## alpha
Design bf16_unit, start of the top module:
module bf16_unit
# (parameter G = 6) (
    input  clk,
    input  reset,
    input  [15:0] in1,
    input  [15:0] in2,
    input  [15:0] in3,
    input  [15:0] in4,
    input  [15:0] in5,
    input  [15:0] in6,
    input  [15:0] in7,
    input  [15:0] in8,
    input  [15:0] in9,
    input  [15:0] in10,
    input  [15:0] in11,
    input  [15:0] in12,
    input  [15:0] in13,
    input  [15:0] in14,
    input  [15:0] in15,
    input  [15:0] in16,
    input  [15:0] in17,
    input  [15:0] in18,
    input  [4:0] funct5,
    output wire [15:0] result
);
    reg [4:0] p1_funct5;
    reg [4:0] p2_funct5;
    reg [4:0] p3_funct5;
    reg [4:0] p4_funct5;
    reg [4:0] p5_funct5;
    reg [4:0] p6_funct5;
    reg [4:0] p7_funct5;
    reg [4:0] p8_funct5;
    reg [4:0] p9_funct5;
    reg [4:0] p10_funct5;
    reg [4:0] p11_funct5;
    reg [4:0] p12_funct5;
    reg [4:0] p13_funct5;
    reg [4:0] p14_funct5;
    reg [4:0] p15_funct5;
    reg [15:0] p1_in1;
    reg [15:0] p1_in2;
    reg [15:0] p1_in3;
    reg [15:0] p2_in1;
    reg [15:0] p2_in2;
    reg [15:0] p2_in3;
    reg [15:0] p3_in1;
    reg [15:0] p3_in2;
    reg [15:0] p3_in3;
    reg [15:0] p4_in1;
    reg [15:0] p4_in2;
    reg [15:0] p4_in3;
    reg [15:0] p5_in1;
    reg [15:0] p5_in2;
    reg [15:0] p5_in3;
    reg [15:0] p6_in1;
    reg [15:0] p6_in2;
    reg [15:0] p6_in3;
    reg [15:0] p7_in1;
    reg [15:0] p7_in2;
    reg [15:0] p7_in3; 
    reg [15:0] p8_in1;
    reg [15:0] p8_in2;
    reg [15:0] p8_in3; 
    reg [15:0] p9_in1;
    reg [15:0] p9_in2;
    reg [15:0] p9_in3; 
    wire [15:0] mux_mult_add_sub;
    wire [15:0] mux_macc;
    wire [15:0] s_in1;
    wire [15:0] s_in2;
    wire [15:0] s_in3;
    bf16_SIMD_MACC bf16_SIMD(
      .clk(clk),
      .reset(reset),
      .in1(in1),
      .in2(in2),
      .in3(in3),
      .in4(in4),
      .in5(in5),
  ...
clock: 6.22 ns
lec_check: 0
cap_margin: 20
core_margin: 2
core_utilization: 70
place_density: 0.6
slew_margin: 20
run.sh (not shown) runs the stock make flow with config.mk's settings and CLKGATE_MAP_FILE=.
#### Input delta (beta over alpha)
# alpha
export LEC_CHECK = 0
export CAP_MARGIN = 20
export CORE_MARGIN = 2
export CORE_UTILIZATION = 70
export PLACE_DENSITY = 0.6
export SLEW_MARGIN = 20
create_clock -name core_clock -period 6.22 [get_ports {clk}]
# beta
export LEC_CHECK = 0
export CAP_MARGIN = 20
export CORE_MARGIN = 2
export CORE_UTILIZATION = 40
export PLACE_DENSITY = 0.6
export SLEW_MARGIN = 20
create_clock -name core_clock -period 7.67 [get_ports {clk}]
[summary]
Per the comparison of beta with alpha, area of all sequential standard cells was more or less identical; number of synthesized flops with an enable pin was more or less identical; die outline width went up by about 32%. Against alpha, beta comes in 0.74 lower on routed via count divided by cell count. Critical path depth in beta vs alpha: down 1. Looking at fraction of power spent switching nets, beta sits 0.17 points above alpha. beta vs alpha: aggregate routed wire length down slightly.
Relative to beta, the following input files were edited for gamma:
# beta
export LEC_CHECK = 0
export CAP_MARGIN = 20
export CORE_MARGIN = 2
export CORE_UTILIZATION = 40
export PLACE_DENSITY = 0.6
export SLEW_MARGIN = 20
create_clock -name core_clock -period 7.67 [get_ports {clk}]
# gamma
export LEC_CHECK = 0
export CAP_MARGIN = 15
export CORE_MARGIN = 2
export CORE_UTILIZATION = 72
export PLACE_DENSITY = 0.6
export SLEW_MARGIN = 20
create_clock -name core_clock -period 5.24 [get_ports {clk}]
Findings:
What the final checks of gamma revealed, after a flow that finished every stage, was a layout that fails on setup timing. In gamma the highest fanout seen on the critical path turned out 7 lower than in beta. Taking beta as the reference, in gamma yosys cell count flat, count of clock-buffer cells in the layout down 26, logic share of the area up 1.1 points, wire length of the first global-routing pass up about 1.8%. On gamma: share of power burned in combinational logic is 0.8 points higher than what beta gave. gamma — routed wire length 14000 um higher, beta as reference. Cell with the biggest individual delay on the critical path = sky130_fd_sc_hd__or4_1: beta; cell with the biggest individual delay on the critical path = sky130_fd_sc_hd__or4_4: gamma. Relative to beta, the clock power measured on gamma has increased by more than a quarter.


Setup of maple:
Starting RTL as in the previous note.
Settings: LEC_CHECK=0, CAP_MARGIN=20, CORE_MARGIN=2, CORE_UTILIZATION=9, PLACE_DENSITY=0.6, SLEW_MARGIN=20; clock period 11.4 ns.
Here is what was changed in the inputs of cedar compared with maple.
# maple
export LEC_CHECK = 0
export CAP_MARGIN = 20
export CORE_MARGIN = 2
export CORE_UTILIZATION = 9
export PLACE_DENSITY = 0.6
export SLEW_MARGIN = 20
create_clock -name core_clock -period 11.4 [get_ports {clk}]
# cedar
export LEC_CHECK = 0
export CAP_MARGIN = 20
export CORE_MARGIN = 2
export CORE_UTILIZATION = 21
export PLACE_DENSITY = 0.6
export SLEW_MARGIN = 20
create_clock -name core_clock -period 13.5 [get_ports {clk}]
==> comparison <==
Going from maple to cedar, switching share of power fell 0.26 points; detailed placement HPWL shrank by 13%; number of cell rows decreased 35%.
Compared with maple, in cedar cell-internal power decreased by about 18% relative to the old numbers, total of clock buffers placed in the layout climbed 8.
cedar finished every stage and its layout cleared the timing, DRC and antenna checks.
maple finished end to end and its layout was clean on timing, DRC and antenna.
The run with more setup slack is cedar; maple has less.
Delta (cedar minus maple): area fraction in and, or, nand and nor cells roughly the same, net switching power of the design fell by 19%, cell area power density saw a decrease, routed length on met3 fell 28%.


Setup of red:
Starting RTL as in the previous note.
Design bf16_unit, start of the top module:
module bf16_unit
# (parameter G = 6) (
    input  clk,
    input  reset,
    input  [15:0] in1,
    input  [15:0] in2,
    input  [15:0] in3,
    input  [15:0] in4,
    input  [15:0] in5,
    input  [15:0] in6,
    input  [15:0] in7,
    input  [15:0] in8,
    input  [15:0] in9,
    input  [15:0] in10,
    input  [15:0] in11,
    input  [15:0] in12,
    input  [15:0] in13,
    input  [15:0] in14,
    input  [15:0] in15,
    input  [15:0] in16,
    input  [15:0] in17,
    input  [15:0] in18,
    input  [4:0] funct5,
    output wire [15:0] result
);
    reg [4:0] p1_funct5;
    reg [4:0] p2_funct5;
    reg [4:0] p3_funct5;
    reg [4:0] p4_funct5;
    reg [4:0] p5_funct5;
    reg [4:0] p6_funct5;
    reg [4:0] p7_funct5;
    reg [4:0] p8_funct5;
    reg [4:0] p9_funct5;
    reg [4:0] p10_funct5;
    reg [4:0] p11_funct5;
    reg [4:0] p12_funct5;
    reg [4:0] p13_funct5;
    reg [4:0] p14_funct5;
    reg [4:0] p15_funct5;
    reg [15:0] p1_in1;
    reg [15:0] p1_in2;
    reg [15:0] p1_in3;
    reg [15:0] p2_in1;
    reg [15:0] p2_in2;
    reg [15:0] p2_in3;
    reg [15:0] p3_in1;
  ...
Settings: LEC_CHECK=0, ABC_AREA=0, CAP_MARGIN=15, CORE_ASPECT_RATIO=0.93, CORE_MARGIN=2, CORE_UTILIZATION=72, CTS_CLUSTER_DIAMETER=80, GPL_ROUTABILITY_DRIVEN=1, HOLD_SLACK_MARGIN=-0.09, SLEW_MARGIN=20; clock period 4.39 ns.
red: complete, dirty (negative setup slack)
What blue does differently from red at the input level:
- SETUP_SLACK_MARGIN newly set to 0.66
- CAP_MARGIN changed from 15 to 20
- CORE_ASPECT_RATIO changed from 0.93 to 0.52
- CORE_UTILIZATION changed from 72 to 71
- HOLD_SLACK_MARGIN removed (was -0.09)
- the clock period (ns, I/O delays scaled along) changed from 4.39 to 7.44
==> comparison <==
- blue: no failed stages, no open violations at the end
- First-iteration DRC count was lower in red than in blue.
- Area overhead of the layout relative to synthesis in blue is 4.2 points below red.
- Diff red -> blue: number of buffers inserted by post-CTS setup repair -46; clock network fraction of total power -1.3 points; power density over the cells -150 nW/um2.
- The setup-violating endpoint count in the final report reported for blue is smaller than that of red by 21.
- Static leakage power on blue is ahead of red.
- Against red, initial antenna violation count in blue fell by a few percent.
- On clock power, the lower figure sits with blue, not red.
Relative to blue, the following input files were edited for green:
- CORE_UTILIZATION now 72, was 71
- the clock period (ns, I/O delays scaled along) now 5.15, was 7.44
green ran in full, but the layout does not pass; the checks complain about negative setup slack.
Of green and blue, the lower via count belongs to blue.
Looking at count of buffers added by post-CTS timing repair for setup, green sits 27 above blue.
Cell area after layout, green and blue: larger value in green
Fill cell total of the finished layout for green: 1343 down relative to blue


build 62:
Starting RTL as in the previous note.
clock: 12.4 ns
lec_check: 0
cap_margin: 20
core_margin: 2
core_utilization: 40
place_density: 0.6
slew_margin: 20
Input-level comparison between build 87 and build 62:
- an added SETUP_SLACK_MARGIN of -0.46
- a change of the clock period (ns, I/O delays scaled along) from 12.4 to 7.67
## What came out
Build 87 and build 62 ended up with nearly the same cell area after layout.
Comparing build 87 and build 62, worst setup slack for register-to-register paths is lower on build 87.
On number of vias in the routed layout, build 87 and build 62 are neck and neck.
Modified inputs, build 49 compared to build 87
- CTS_CLUSTER_DIAMETER now 260, previously not set
- CORE_UTILIZATION now 72, was 40
- SETUP_SLACK_MARGIN no longer set, was -0.46
- the clock period (ns, I/O delays scaled along) now 6.18, was 7.67
### Flow results
Build 49 ran to completion and came out clean on the timing, DRC and antenna checks.
Site row count of build 49 falls short of that of build 87 by more than a quarter.
Summary of the comparison: part of the cycle the worst path needs is higher in build 49, relative to build 87.
Build 49 ends up with higher global-route wire length before repair than build 87 does.
Number of cells on the critical path, build 49 and build 87, higher one = build 49.
Build 49 gives more sequential power share than build 87 did.
Modified inputs, build 3 compared to build 49
- CTS_CLUSTER_DIAMETER no longer set, was 260
- PLACE_DENSITY now 0.42, was 0.6
- the clock period (ns, I/O delays scaled along) now 7.25, was 6.18
[summary]
- Build 3 completed every stage of the flow, and the final layout passed the timing, DRC and antenna checks.
- Build 3 -> build 49: share of cell area taken by muxes after synthesis delta 0, exact match
- When build 3 is set beside build 49, its register-to-register slack turns out to be 1.05 ns larger.
- Re buffer levels on the longest clock path: no difference whatsoever between build 49 and build 3.
- Sequential share of layout area of build 49 is on par with build 3.
- Changes observed in build 3 relative to build 49: utilization was more or less identical, part of the power in combinational logic was more or less identical, worst-case headroom to the max-slew limit went up by 3.8 points.
- Build 3 vs. build 49: first-pass iteration count of the detailed router went down by 1.
- On count of placed standard cells in the final layout, fillers left out, build 49 and build 3 are neck and neck.
- Storage element area: build 3 vs build 49 — no meaningful difference
- There was hardly any difference in net total in the final layout between build 3 and build 49.
Power and IR drop assume default switching activity.
